Setup of the baseline:
==> flow/design.v (excerpt) <==
module axi_timer_counter_top #(
  parameter AXI_ADDR_BW_p = 12     
) (
  input logic  clk,
  input logic  rst_n,
  input logic [AXI_ADDR_BW_p-1:0] i_axi_awaddr,
  input logic  i_axi_awvalid,
  input logic [31:0] i_axi_wdata,
  input logic i_axi_wvalid,
  input logic i_axi_bready,
  input logic [AXI_ADDR_BW_p-1:0] i_axi_araddr,
  input logic i_axi_arvalid,
  input logic i_axi_rready,
  output logic o_axi_awready,
  output logic o_axi_wready,
  output logic [1:0] o_axi_bresp,
  output logic o_axi_bvalid,
  output logic o_axi_arready,
  output logic [31:0] o_axi_rdata,
  output logic [1:0] o_axi_rresp,
  output logic o_axi_rvalid,
  output logic o_cnt0_done,
  output logic o_cnt1_done
);
clock: 5.0 ns
lec_check: 0
cap_margin: 20
cell_pad_in_sites_detail_placement: 2
cell_pad_in_sites_global_placement: 3
core_margin: 2
core_utilization: 29
max_routing_layer: met4
slew_margin: 20
tns_end_percent: 30
run.sh (not shown) runs the stock make flow with config.mk's settings and CLKGATE_MAP_FILE=.
### the baseline -> the candidate
Settings: CORE_UTILIZATION changed from 29 to 52; CELL_PAD_IN_SITES_DETAIL_PLACEMENT removed (was 2); CELL_PAD_IN_SITES_GLOBAL_PLACEMENT removed (was 3); TNS_END_PERCENT removed (was 30); MAX_ROUTING_LAYER removed (was met4); the clock period (ns, I/O delays scaled along) changed from 5.0 to 3.81.
Compared to the baseline, the candidate leaves less free space in the core.
[compare] base=the baseline new=the candidate: sequential power picked up an extra 31%, arrival time of the worst setup path lost 0.41 ns.
Count of cell instances traversed by the critical path (higher): the candidate
Distinct cell type count of the synthesized netlist came out exactly the same in the candidate and the baseline.

* * *

Starting RTL as in the previous note.
make LEC_CHECK=0 CAP_MARGIN=20 CORE_MARGIN=2 CORE_UTILIZATION=72 CTS_CLUSTER_DIAMETER=359 CTS_CLUSTER_SIZE=96 PLACE_DENSITY=0.43 SLEW_MARGIN=20 finish   # period 2.32 ns
The starting point did not get past 4_1_cts.
Rerun with:
Settings changed: CORE_UTILIZATION 72 to 62, CTS_CLUSTER_DIAMETER 359 to default, CTS_CLUSTER_SIZE 96 to 100, PLACE_DENSITY 0.43 to default.
Clock period 2.32 ns to 3.35 ns, I/O delays scaled along.
With this change the flow finished with timing, DRC and antenna clean.
Die size rose by 16%.
Area after synthesis is unchanged.
Synthesized cell count is unchanged.
Rerun with:
Settings changed: CORE_UTILIZATION 62 to 70, CTS_CLUSTER_SIZE 100 to 31, SETUP_SLACK_MARGIN from default to 0.88.
Clock period 3.35 ns to 3.1 ns, I/O delays scaled along.
Outcome: Now the flow did not get past 5_1_grt. Synthesized cell count is unchanged. Area after synthesis stays the same. Die area decreases by roughly a tenth.

* * *

== run 1 ==
Starting RTL as in the previous note.
Settings: LEC_CHECK=0, ABC_AREA=1, CAP_MARGIN=30, CELL_PAD_IN_SITES_DETAIL_PLACEMENT=2, CELL_PAD_IN_SITES_GLOBAL_PLACEMENT=1, CORE_ASPECT_RATIO=1.49, CORE_MARGIN=4, CORE_UTILIZATION=72, CTS_CLUSTER_DIAMETER=136, HOLD_SLACK_MARGIN=0.21, MAX_ROUTING_LAYER=met4, MIN_ROUTING_LAYER=met2, SETUP_SLACK_MARGIN=0.02, SLEW_MARGIN=25; clock period 2.45 ns.
Run status, run 1: aborted in 3_1_place_gp_skip_io, error GPL-0301
Input-level comparison between run 2 and run 1:
# run 1
export LEC_CHECK = 0
export ABC_AREA = 1
export CAP_MARGIN = 30
export CELL_PAD_IN_SITES_DETAIL_PLACEMENT = 2
export CELL_PAD_IN_SITES_GLOBAL_PLACEMENT = 1
export CORE_ASPECT_RATIO = 1.49
export CORE_MARGIN = 4
export CORE_UTILIZATION = 72
export CTS_CLUSTER_DIAMETER = 136
export HOLD_SLACK_MARGIN = 0.21
export MAX_ROUTING_LAYER = met4
export MIN_ROUTING_LAYER = met2
export SETUP_SLACK_MARGIN = 0.02
export SLEW_MARGIN = 25
create_clock -name core_clock -period 2.45 [get_ports {clk}]
# run 2
export LEC_CHECK = 0
export CAP_MARGIN = 20
export CORE_MARGIN = 2
export CORE_UTILIZATION = 40
export SLEW_MARGIN = 20
create_clock -name core_clock -period 4.34 [get_ports {clk}]
[summary]
Die size: run 2 exceeds run 1. In run 2, synthesized cell count is lower than in run 1. Changes observed in run 2 relative to run 1: die boundary height picked up an extra 0.76%, total cell area reported by yosys after synthesis lost 2200 µm², distinct cell type count after synthesis picked up an extra 44%. Status(run 1) = ERROR, stage = 3_1_place_gp_skip_io. Run 2 finished end to end and its layout was clean on timing, DRC and antenna. Share of synthesized cell area in full adder, half adder and majority cells for run 2: 0.64 points up relative to run 1. Changes observed in run 2 relative to run 1: register area share after synthesis rose by 5.4 points; area after synthesis decreased by 12% relative to the old numbers. Comparing run 1 and run 2, the lower area fraction in and, or, nand and nor cells was measured on run 2.
Edits applied to the flow inputs when going from run 2 to run 3:
# run 2
export LEC_CHECK = 0
export CAP_MARGIN = 20
export CORE_MARGIN = 2
export CORE_UTILIZATION = 40
export SLEW_MARGIN = 20
create_clock -name core_clock -period 4.34 [get_ports {clk}]
# run 3
export LEC_CHECK = 0
export CAP_MARGIN = 20
export CORE_MARGIN = 2
export CORE_UTILIZATION = 71
export CTS_CLUSTER_SIZE = 31
export PLACE_DENSITY_LB_ADDON = 0.11
export SLEW_MARGIN = 20
create_clock -name core_clock -period 2.95 [get_ports {clk}]
[summary]
Per the comparison of run 3 with run 2, total number of cells along the worst setup path shows a reduction of 1, count of antenna diodes in the layout shows an increase of 8. Compared with run 2, run 3 has less setup slack. Looking at timing startpoint of the critical path, the axi_timer_inst.s_cnt0_count_up result is from run 2; the timer_counter_inst.s_cnt0_value[6] one comes from run 3. Run 2: all stages complete, timing, DRC and antenna checks passed. Complete run, failing final checks: run 3, reason negative setup slack.
Edits applied to the flow inputs when going from run 3 to run 4:
# run 3
export LEC_CHECK = 0
export CAP_MARGIN = 20
export CORE_MARGIN = 2
export CORE_UTILIZATION = 71
export CTS_CLUSTER_SIZE = 31
export PLACE_DENSITY_LB_ADDON = 0.11
export SLEW_MARGIN = 20
create_clock -name core_clock -period 2.95 [get_ports {clk}]
# run 4
export LEC_CHECK = 0
export ABC_AREA = 1
export CAP_MARGIN = 20
export CORE_MARGIN = 2
export CORE_UTILIZATION = 68
export CTS_CLUSTER_DIAMETER = 88
export HOLD_SLACK_MARGIN = -0.09
export SLEW_MARGIN = 20
create_clock -name core_clock -period 3.07 [get_ports {clk}]
## What came out
Changes observed in run 4 relative to run 3: post-synthesis cell type count fell 24, hold-critical path depth lost 1, sequential share of the synthesized area -5.4 points. Out of run 3 and run 4, the only run to close with the timing, design-rule and antenna checks passing was run 4. Run 3 ended up with mux2i_1 as its cell with the biggest individual delay on the critical path; run 4 ended up with inv_1. Run 4 gives less total power than run 3 did. On final area: run 4 sits above run 3. Power attributed to the clock group, run 3 and run 4, lower one = run 4. In the reports for run 3 and run 4, the smaller synthesized area divided by synthesized cell count belongs to run 4. Relative to run 3, power dissipated in sequential cells has decreased by about 4% in run 4.
Relative to run 4, the following input files were edited for run 5:
# run 4
export LEC_CHECK = 0
export ABC_AREA = 1
export CAP_MARGIN = 20
export CORE_MARGIN = 2
export CORE_UTILIZATION = 68
export CTS_CLUSTER_DIAMETER = 88
export HOLD_SLACK_MARGIN = -0.09
export SLEW_MARGIN = 20
create_clock -name core_clock -period 3.07 [get_ports {clk}]
# run 5
export LEC_CHECK = 0
export CAP_MARGIN = 20
export CORE_MARGIN = 2
export CORE_UTILIZATION = 30
export SLEW_MARGIN = 20
create_clock -name core_clock -period 4.34 [get_ports {clk}]
==> results <==
Run 5 finished all stages; the layout is clean.
Final critical path time including I/O delays and setup in run 5 vs run 4: up 830 ps
timer_counter_inst.s_cnt0_value[26] as the termination of the worst setup path was reported by run 4, and timer_counter_inst.s_cnt1_value[31] by run 5.
[compare] base=run 4 new=run 5: design area decreased about 9%, yosys-reported design area after synthesis shrank by about 12%, routed wire length now smaller.
Here is what was changed in the inputs of run 6 compared with run 5.
# run 5
export LEC_CHECK = 0
export CAP_MARGIN = 20
export CORE_MARGIN = 2
export CORE_UTILIZATION = 30
export SLEW_MARGIN = 20
create_clock -name core_clock -period 4.34 [get_ports {clk}]
# run 6
export LEC_CHECK = 0
export CAP_MARGIN = 20
export CORE_MARGIN = 2
export CORE_UTILIZATION = 40
export SLEW_MARGIN = 20
create_clock -name core_clock -period 3.51 [get_ports {clk}]
==> comparison <==
Run 6 gives more clock buffer count from CTS than run 5 did. Critical path depth is higher on run 6. Going from run 5 to run 6, count of flip-flops and latches has remained practically unchanged; synthesis-to-layout area growth has increased.
No activity file was given, so power comes from the tool's default toggle rates.
